Setup of lane 1:
Design chip_to_symbol, start of the top module:
module chip_to_symbol 
(
input logic         i_clk,
input logic         i_rst_n,
input logic         i_stream,
input logic         i_stream_valid,
output logic [3:0]  o_symbol,
output logic        o_symbol_valid       
);
logic [4:0] r_bit_counter;
logic [31:0] r_received_chip;
logic [5:0] s_ones_counter[15:0];
logic	[31:0]	chip_values [15:0];  
initial 
begin
	chip_values[0] 		=  32'b11011001110000110101001000101110;
	chip_values[8] 		=  32'b11101101100111000011010100100010;
	chip_values[4] 		=  32'b00101110110110011100001101010010;
	chip_values[12] 	=  32'b00100010111011011001110000110101;
	chip_values[2] 		=  32'b01010010001011101101100111000011;
	chip_values[10] 	=  32'b00110101001000101110110110011100;
	chip_values[6] 		=  32'b11000011010100100010111011011001;
	chip_values[14] 	=  32'b10011100001101010010001011101101;
	chip_values[1] 		=  32'b10001100100101100000011101111011;
	chip_values[9] 		=  32'b10111000110010010110000001110111;
	chip_values[5] 		=  32'b01111011100011001001011000000111;
	chip_values[13] 	=  32'b01110111101110001100100101100000;
	chip_values[3]		=  32'b00000111011110111000110010010110;
	chip_values[11]		=  32'b01100000011101111011100011001001;
	chip_values[7] 		=  32'b10010110000001110111101110001100;
  ...
Size: roughly 100 flip-flops, roughly 9 I/O pins, about 0.024 mm² of cells after synthesis.
Settings: LEC_CHECK=0, ABC_AREA=0, CAP_MARGIN=20, CELL_PAD_IN_SITES_DETAIL_PLACEMENT=1, CELL_PAD_IN_SITES_GLOBAL_PLACEMENT=0, CORE_ASPECT_RATIO=0.6, CORE_MARGIN=2, CORE_UTILIZATION=32, CTS_CLUSTER_DIAMETER=225, GPL_ROUTABILITY_DRIVEN=1, GPL_TIMING_DRIVEN=1, MIN_ROUTING_LAYER=met2, SLEW_MARGIN=25; clock period 8.8 ns.
run.sh (not shown) runs the stock make flow with config.mk's settings and CLKGATE_MAP_FILE=.
Lane 1 never completed; the flow aborted with a tool error in 5_1_grt.
[inputs] lane 2 vs lane 1
- MIN_ROUTING_LAYER removed (was met2)
- PLACE_DENSITY newly set to 0.63
- CELL_PAD_IN_SITES_DETAIL_PLACEMENT changed from 1 to 0
- CTS_CLUSTER_DIAMETER removed (was 225)
- CORE_UTILIZATION changed from 32 to 65
- GPL_ROUTABILITY_DRIVEN removed (was 1)
- SLEW_MARGIN changed from 25 to 35
- CORE_ASPECT_RATIO removed (was 0.6)
- the clock period (ns, I/O delays scaled along) changed from 8.8 to 4.49
[summary]
- Not one of lane 1 and lane 2 finished clean.
- From the logs: lane 2 reached the end of the flow and failed the layout checks with negative setup slack.
- Number of buffers inserted to repair setup after CTS for lane 2: 28 up relative to lane 1
- Lane 2 has placed wire-length estimate below what lane 1 had.
- From lane 1 to lane 2, post-synth area from yosys stat did not move at all.
- Diff lane 1 -> lane 2 | placeable core region | decrease of 0.037 mm²
- Share of flip-flops with an asynchronous set or reset of lane 2 is on par with lane 1.
- Going from lane 1 to lane 2, area of the die -about 50%; post-placement cell count now sits lower; starting utilization of the core area grew by 33 points; post-cts sizing count rose by 82; routability congestion estimate from global placement decreased by 13% relative to the old numbers.
- Number of core rows shrinks by a little under 10% when moving from lane 1 to lane 2.
The inputs of lane 3 differ from those of lane 2 as listed below.
- putting CORE_ASPECT_RATIO at 0.5 where nothing was set
- putting CTS_CLUSTER_DIAMETER at 245 where nothing was set
- swapping 0.63 for 0.5 in PLACE_DENSITY
- swapping 2 for 10 in CORE_MARGIN
- putting TNS_END_PERCENT at 20 where nothing was set
- swapping 65 for 49 in CORE_UTILIZATION
- putting CTS_CLUSTER_SIZE at 94 where nothing was set
==> results <==
The runs compared here, lane 2 and lane 3, all ended either early or with open violations.
Lane 3 finished all stages; however, its layout fails the closing checks, the failures being negative setup slack.
Lane 2: complete, dirty (negative setup slack)
Global-route wire length before repair delta (lane 3 -> lane 2): insignificant
Comparing lane 3 against lane 2, there is no change at all in area fraction in and, or, nand and nor cells.
Delta (lane 3 minus lane 2): area of the die rose by 0.020 mm², final standard cell area without fillers has increased, maximum frequency about even.
Compared with lane 2, the router placed fewer vias in lane 3.
Summary of lane 3 over lane 2: core utilization fell by 18 points, sequential share of layout area saw a decrease.
### lane 3 -> lane 4
- changing CAP_MARGIN from 20 to 10
- changing CORE_MARGIN from 10 to 2
- changing CORE_ASPECT_RATIO from 0.5 to 1.37
- changing CORE_UTILIZATION from 49 to 55
- changing PLACE_DENSITY from 0.5 to 0.4
## What came out
Diff lane 3 -> lane 4: largest net degree at the start of global routing up 24; worst setup slack down 74 ps; non-clock buffer instance count of the final layout down 6.1%.
Termination of the worst setup path = o_symbol[2]: lane 4; termination of the worst setup path = o_symbol[0]: lane 3
[lane 4] flow finished | final checks: failed | reasons: negative setup slack
[lane 3] flow finished | final checks: failed | reasons: negative setup slack
Going from lane 3 to lane 4, area of the core saw a decrease; die outline area saw a decrease; highest fanout seen on the critical path saw a decrease; achievable clock frequency saw a decrease; area of all placed cells without fillers saw a decrease.

========
chip_to_symbol again, from the RTL that the note above started with.
clock: 4.09 ns
lec_check: 0
abc_area: 1
cap_margin: 15
cell_pad_in_sites_detail_placement: 0
cell_pad_in_sites_global_placement: 0
core_margin: 2
core_utilization: 72
cts_cluster_diameter: 36
cts_cluster_size: 73
gpl_timing_driven: 1
hold_slack_margin: -0.08
place_density: 0.63
setup_slack_margin: 1.17
slew_margin: 5
The baseline aborted during 5_1_grt on GRT-0232.
==> next run, changes <==
==> flow/config.mk (replaced) <==
export PLATFORM = sky130hd
export DESIGN_NAME = chip_to_symbol
export DESIGN_NICKNAME = chip_to_symbol
export VERILOG_FILES = /design/flow/design.v
export SDC_FILE = /design/flow/constraint.sdc
export NUM_CORES = 4
export LEC_CHECK = 0
export ABC_AREA = 0
export CAP_MARGIN = 20
export CELL_PAD_IN_SITES_DETAIL_PLACEMENT = 0
export CELL_PAD_IN_SITES_GLOBAL_PLACEMENT = 0
export CORE_MARGIN = 2
export CORE_UTILIZATION = 72
export CTS_CLUSTER_DIAMETER = 45
export CTS_CLUSTER_SIZE = 22
export GPL_TIMING_DRIVEN = 1
export PLACE_DENSITY_LB_ADDON = 0.29
export SETUP_SLACK_MARGIN = -0.19
export SLEW_MARGIN = 35
==> flow/constraint.sdc (replaced) <==
create_clock -name core_clock -period 4.38 [get_ports {i_clk}]
set_input_delay 0.8760 -clock core_clock [delete_from_list [all_inputs] [get_ports {i_clk}]]
set_output_delay 0.8760 -clock core_clock [all_outputs]
set_load 0.01 [all_outputs]
Effect: The new run finished but failed the layout checks on setup timing; die area rises by 5.2%; area after synthesis goes up by 5.3%; synthesized cell count goes down by 7.8%.
==> next run, changes <==
--- a/flow/config.mk
+++ b/flow/config.mk
@@ -13,7 +13,8 @@
 export CORE_UTILIZATION = 72
-export CTS_CLUSTER_DIAMETER = 45
+export CTS_CLUSTER_DIAMETER = 366
 export CTS_CLUSTER_SIZE = 22
 export GPL_TIMING_DRIVEN = 1
-export PLACE_DENSITY_LB_ADDON = 0.29
-export SETUP_SLACK_MARGIN = -0.19
+export HOLD_SLACK_MARGIN = 0.29
+export PLACE_DENSITY_LB_ADDON = 0.01
+export SETUP_SLACK_MARGIN = 0.56
 export SLEW_MARGIN = 35
==> flow/constraint.sdc (replaced) <==
create_clock -name core_clock -period 4.49 [get_ports {i_clk}]
set_input_delay 0.8980 -clock core_clock [delete_from_list [all_inputs] [get_ports {i_clk}]]
set_output_delay 0.8980 -clock core_clock [all_outputs]
set_load 0.01 [all_outputs]
Result: The changed run stopped in 5_1_grt (GRT-0232); synthesized area does not change; die size is unchanged; synthesized cell count is unchanged.
==> next run, changes <==
==> flow/config.mk (replaced) <==
export PLATFORM = sky130hd
export DESIGN_NAME = chip_to_symbol
export DESIGN_NICKNAME = chip_to_symbol
export VERILOG_FILES = /design/flow/design.v
export SDC_FILE = /design/flow/constraint.sdc
export NUM_CORES = 4
export LEC_CHECK = 0
export CAP_MARGIN = 20
export CORE_MARGIN = 2
export CORE_UTILIZATION = 70
export CTS_CLUSTER_DIAMETER = 353
export HOLD_SLACK_MARGIN = -0.09
export SLEW_MARGIN = 20
The new run reached the layout checks and failed them: setup timing.
Area after synthesis is unchanged.
Die size went up by a few percent.
Synthesized cell count does not change.

========
Starting RTL as in the previous note.
make LEC_CHECK=0 ABC_AREA=1 CAP_MARGIN=15 CELL_PAD_IN_SITES_DETAIL_PLACEMENT=0 CELL_PAD_IN_SITES_GLOBAL_PLACEMENT=0 CORE_MARGIN=2 CORE_UTILIZATION=72 CTS_CLUSTER_DIAMETER=41 CTS_CLUSTER_SIZE=73 GPL_TIMING_DRIVEN=1 HOLD_SLACK_MARGIN=-0.08 PLACE_DENSITY=0.63 SETUP_SLACK_MARGIN=0.32 SLEW_MARGIN=5 finish   # period 4.09 ns
The baseline reached the layout checks and failed them: negative setup slack.
Edit:
==> flow/config.mk (replaced) <==
export PLATFORM = sky130hd
export DESIGN_NAME = chip_to_symbol
export DESIGN_NICKNAME = chip_to_symbol
export VERILOG_FILES = /design/flow/design.v
export SDC_FILE = /design/flow/constraint.sdc
export NUM_CORES = 4
export LEC_CHECK = 0
export CAP_MARGIN = 20
export CORE_MARGIN = 2
export CORE_UTILIZATION = 72
export SETUP_SLACK_MARGIN = -0.57
export SLEW_MARGIN = 20
==> flow/constraint.sdc (replaced) <==
create_clock -name core_clock -period 9.16 [get_ports {i_clk}]
set_input_delay 1.8320 -clock core_clock [delete_from_list [all_inputs] [get_ports {i_clk}]]
set_output_delay 1.8320 -clock core_clock [all_outputs]
set_load 0.01 [all_outputs]
After rerunning:
- With this change the flow ran to the end with no violations
- final cell count is lower by roughly a tenth
- clock skew rose by 22 ps
- routed wire length goes down slightly
- synthesized area rises by a few percent
- hold slack gets better by 130 ps
- core utilization goes down by 9.7 points
- sequential cell count is unchanged
- die size grows by a few percent
- global-route usage shrinks by 1.3 points
Edit:
--- a/flow/config.mk
+++ b/flow/config.mk
@@ -9,4 +9,3 @@
 export CORE_MARGIN = 2
-export CORE_UTILIZATION = 72
-export SETUP_SLACK_MARGIN = -0.57
+export CORE_UTILIZATION = 64
 export SLEW_MARGIN = 20
==> flow/constraint.sdc (replaced) <==
create_clock -name core_clock -period 5.15 [get_ports {i_clk}]
set_input_delay 1.0300 -clock core_clock [delete_from_list [all_inputs] [get_ports {i_clk}]]
set_output_delay 1.0300 -clock core_clock [all_outputs]
set_load 0.01 [all_outputs]
After rerunning:
- Now the flow ran to the end with violations: negative setup slack
- via count falls by 0.98%
- register-to-register slack degrades by 4200 ps
- routed wire length came out higher by 0.98%
- clock-buffer cell count increases by 1
- sequential cell count stays the same
- sequential share of layout area drops by 0.55 points
- die area goes up by 12%
- setup slack degrades by 2100 ps
- worst hold slack is worse by 34 ps

========
Starting RTL as in the previous note.
clock: 5.1 ns
lec_check: 0
abc_area: 1
cap_margin: 20
core_margin: 2
core_utilization: 64
setup_slack_margin: 1.52
slew_margin: 20
tns_end_percent: 10
Edit:
--- a/flow/config.mk
+++ b/flow/config.mk
@@ -7,8 +7,6 @@
 export LEC_CHECK = 0
-export ABC_AREA = 1
 export CAP_MARGIN = 20
 export CORE_MARGIN = 2
-export CORE_UTILIZATION = 64
-export SETUP_SLACK_MARGIN = 1.52
+export CORE_UTILIZATION = 61
 export SLEW_MARGIN = 20
-export TNS_END_PERCENT = 10
+export TNS_END_PERCENT = 70
==> flow/constraint.sdc (replaced) <==
create_clock -name core_clock -period 10.0 [get_ports {i_clk}]
set_input_delay 2.0000 -clock core_clock [delete_from_list [all_inputs] [get_ports {i_clk}]]
set_output_delay 2.0000 -clock core_clock [all_outputs]
set_load 0.01 [all_outputs]
Result: The changed run finished clean; cell area shrinks by 8.4%; worst setup slack gets better by 2000 ps; routed wire length shrinks by 4.6%; via count shrinks by 6.9%; count of clock-buffer cells in the layout does not change; hold slack gets better by 87 ps; clock skew grows by 3.4 ps; final cell count shrinks by about 12%; non-clock buffer count shrinks by 261; synthesized area grows by about 5.3%.
Edit:
--- a/flow/config.mk
+++ b/flow/config.mk
@@ -9,4 +9,3 @@
 export CORE_MARGIN = 2
-export CORE_UTILIZATION = 61
+export CORE_UTILIZATION = 16
 export SLEW_MARGIN = 20
-export TNS_END_PERCENT = 70
==> flow/constraint.sdc (replaced) <==
create_clock -name core_clock -period 7.27 [get_ports {i_clk}]
set_input_delay 1.4540 -clock core_clock [delete_from_list [all_inputs] [get_ports {i_clk}]]
set_output_delay 1.4540 -clock core_clock [all_outputs]
set_load 0.01 [all_outputs]
Area after synthesis stays the same.
Routed wire length climbs by 6.5%.
Die area climbs to 3.7 times its value.
Cell count climbs by 42%.
Sequential share of layout area drops by 0.74 points.
Non-clock buffer count climbs by 32.
Via count drops by 1.4%.
Setup slack degrades by 2000 ps.
Hold slack improves by 7.9 ps.
Final area climbs by 8.0%.
Edit:
--- a/flow/config.mk
+++ b/flow/config.mk
@@ -9,3 +9,5 @@
 export CORE_MARGIN = 2
-export CORE_UTILIZATION = 16
+export CORE_UTILIZATION = 72
+export CTS_CLUSTER_SIZE = 17
+export SETUP_SLACK_MARGIN = 0.93
 export SLEW_MARGIN = 20
==> flow/constraint.sdc (replaced) <==
create_clock -name core_clock -period 3.12 [get_ports {i_clk}]
set_input_delay 0.6240 -clock core_clock [delete_from_list [all_inputs] [get_ports {i_clk}]]
set_output_delay 0.6240 -clock core_clock [all_outputs]
set_load 0.01 [all_outputs]
Effect:
- Now the flow ended with an error in clock tree synthesis
- synthesized area is unchanged
- die area is lower by 77%
- synthesized cell count is unchanged

========
== run A ==
chip_to_symbol again, from the RTL that the note above started with.
export LEC_CHECK = 0
export CAP_MARGIN = 20
export CORE_MARGIN = 2
export CORE_UTILIZATION = 70
export CTS_CLUSTER_SIZE = 31
export SLEW_MARGIN = 20
create_clock -name core_clock -period 4.87 [get_ports {i_clk}]
In run A the implementation ran to completion but is not tape-out ready, as the final checks report negative setup slack.
Relative to run A, the following input files were edited for run B:
-- flow/config.mk --
<<< run A, line 8
export CAP_MARGIN = 20
export CORE_MARGIN = 2
export CORE_UTILIZATION = 70
export CTS_CLUSTER_SIZE = 31
export SLEW_MARGIN = 20
>>> run B, line 8
export CAP_MARGIN = 20
export CORE_MARGIN = 2
export CORE_UTILIZATION = 66
export SETUP_SLACK_MARGIN = 1.05
export SLEW_MARGIN = 20
==> flow/constraint.sdc <==
create_clock -name core_clock -period 4.06 [get_ports {i_clk}]
set_input_delay 0.8120 -clock core_clock [delete_from_list [all_inputs] [get_ports {i_clk}]]
set_output_delay 0.8120 -clock core_clock [all_outputs]
set_load 0.01 [all_outputs]
### Flow results
Diff run A -> run B: fraction of standard cell area in multi-input logic decreased 6.3 points, final tally of setup violations increased 2. Across both runs, floorplan die area was higher for run B than for run A. To summarise run B: no stage aborted, but the layout did not pass its checks, failing on negative setup slack. Against run A, run B reports a global placement routability congestion that is lower.
## Diff of input files: run C against run B
-- flow/config.mk --
<<< run B, line 8
export CAP_MARGIN = 20
export CORE_MARGIN = 2
export CORE_UTILIZATION = 66
export SETUP_SLACK_MARGIN = 1.05
export SLEW_MARGIN = 20
>>> run C, line 8
export CAP_MARGIN = 20
export CORE_MARGIN = 2
export CORE_UTILIZATION = 40
export SETUP_SLACK_MARGIN = -0.44
export SLEW_MARGIN = 20
==> flow/constraint.sdc <==
create_clock -name core_clock -period 7.27 [get_ports {i_clk}]
set_input_delay 1.4540 -clock core_clock [delete_from_list [all_inputs] [get_ports {i_clk}]]
set_output_delay 1.4540 -clock core_clock [all_outputs]
set_load 0.01 [all_outputs]
==> comparison <==
The flow did not stop early for run C: all stages ran, and the layout cleared the timing, design-rule and antenna checks.
Diff run B -> run C: worst path required time rose 2570 ps, via density per instance fell about 12%.
The type of the most critical hold path comes out primary input to async pin in one run and flip-flop to flip-flop in the other, namely in run B and run C respectively.
Run C vs run B on slew at the pin closest to its max-slew limit: run C is the higher one.
Of run C and run B, the higher total of plain and repair buffers excluding clock buffers belongs to run B.
Relative to run B, combinational cell area excluding buffers and inverters decreased by 5.2% in run C.
The inputs of run D differ from those of run C as listed below.
-- flow/config.mk --
<<< run C, line 8
export CAP_MARGIN = 20
export CORE_MARGIN = 2
export CORE_UTILIZATION = 40
export SETUP_SLACK_MARGIN = -0.44
export SLEW_MARGIN = 20
>>> run D, line 8
export CAP_MARGIN = 20
export CORE_MARGIN = 2
export CORE_UTILIZATION = 72
export CTS_CLUSTER_SIZE = 76
export PLACE_DENSITY_LB_ADDON = 0.01
export SLEW_MARGIN = 20
==> flow/constraint.sdc <==
create_clock -name core_clock -period 5.15 [get_ports {i_clk}]
set_input_delay 1.0300 -clock core_clock [delete_from_list [all_inputs] [get_ports {i_clk}]]
set_output_delay 1.0300 -clock core_clock [all_outputs]
set_load 0.01 [all_outputs]
==> results <==
- Complete run, failing final checks: run D, reason negative setup slack.
- Compared with run C, in run D delay of the slowest cell on the worst path saw a decrease, violation count after the first detailed-route iteration saw an increase, number of buffers inserted by post-CTS setup repair saw an increase.
- Of run D and run C, run D shows the higher non-clock buffer count, with run C below it.
- End of the critical path = o_symbol[1]: run C; end of the critical path = o_symbol[0]: run D
Modified inputs, run E compared to run D
-- flow/config.mk --
<<< run D, line 8
export CAP_MARGIN = 20
export CORE_MARGIN = 2
export CORE_UTILIZATION = 72
export CTS_CLUSTER_SIZE = 76
export PLACE_DENSITY_LB_ADDON = 0.01
export SLEW_MARGIN = 20
>>> run E, line 8
export CAP_MARGIN = 20
export CORE_MARGIN = 2
export CORE_UTILIZATION = 21
export SLEW_MARGIN = 20
==> flow/constraint.sdc <==
create_clock -name core_clock -period 15.6 [get_ports {i_clk}]
set_input_delay 3.1200 -clock core_clock [delete_from_list [all_inputs] [get_ports {i_clk}]]
set_output_delay 3.1200 -clock core_clock [all_outputs]
set_load 0.01 [all_outputs]
Results
- No stage failed in run E, and the final checks on the layout all came back clean.
- Run E vs run D, instance count: run E higher
- Higher total inserted antenna cells goes to run D over run E.
- Looking at total placed cells including tap cells across run D and run E, the one that comes out lower is run D.
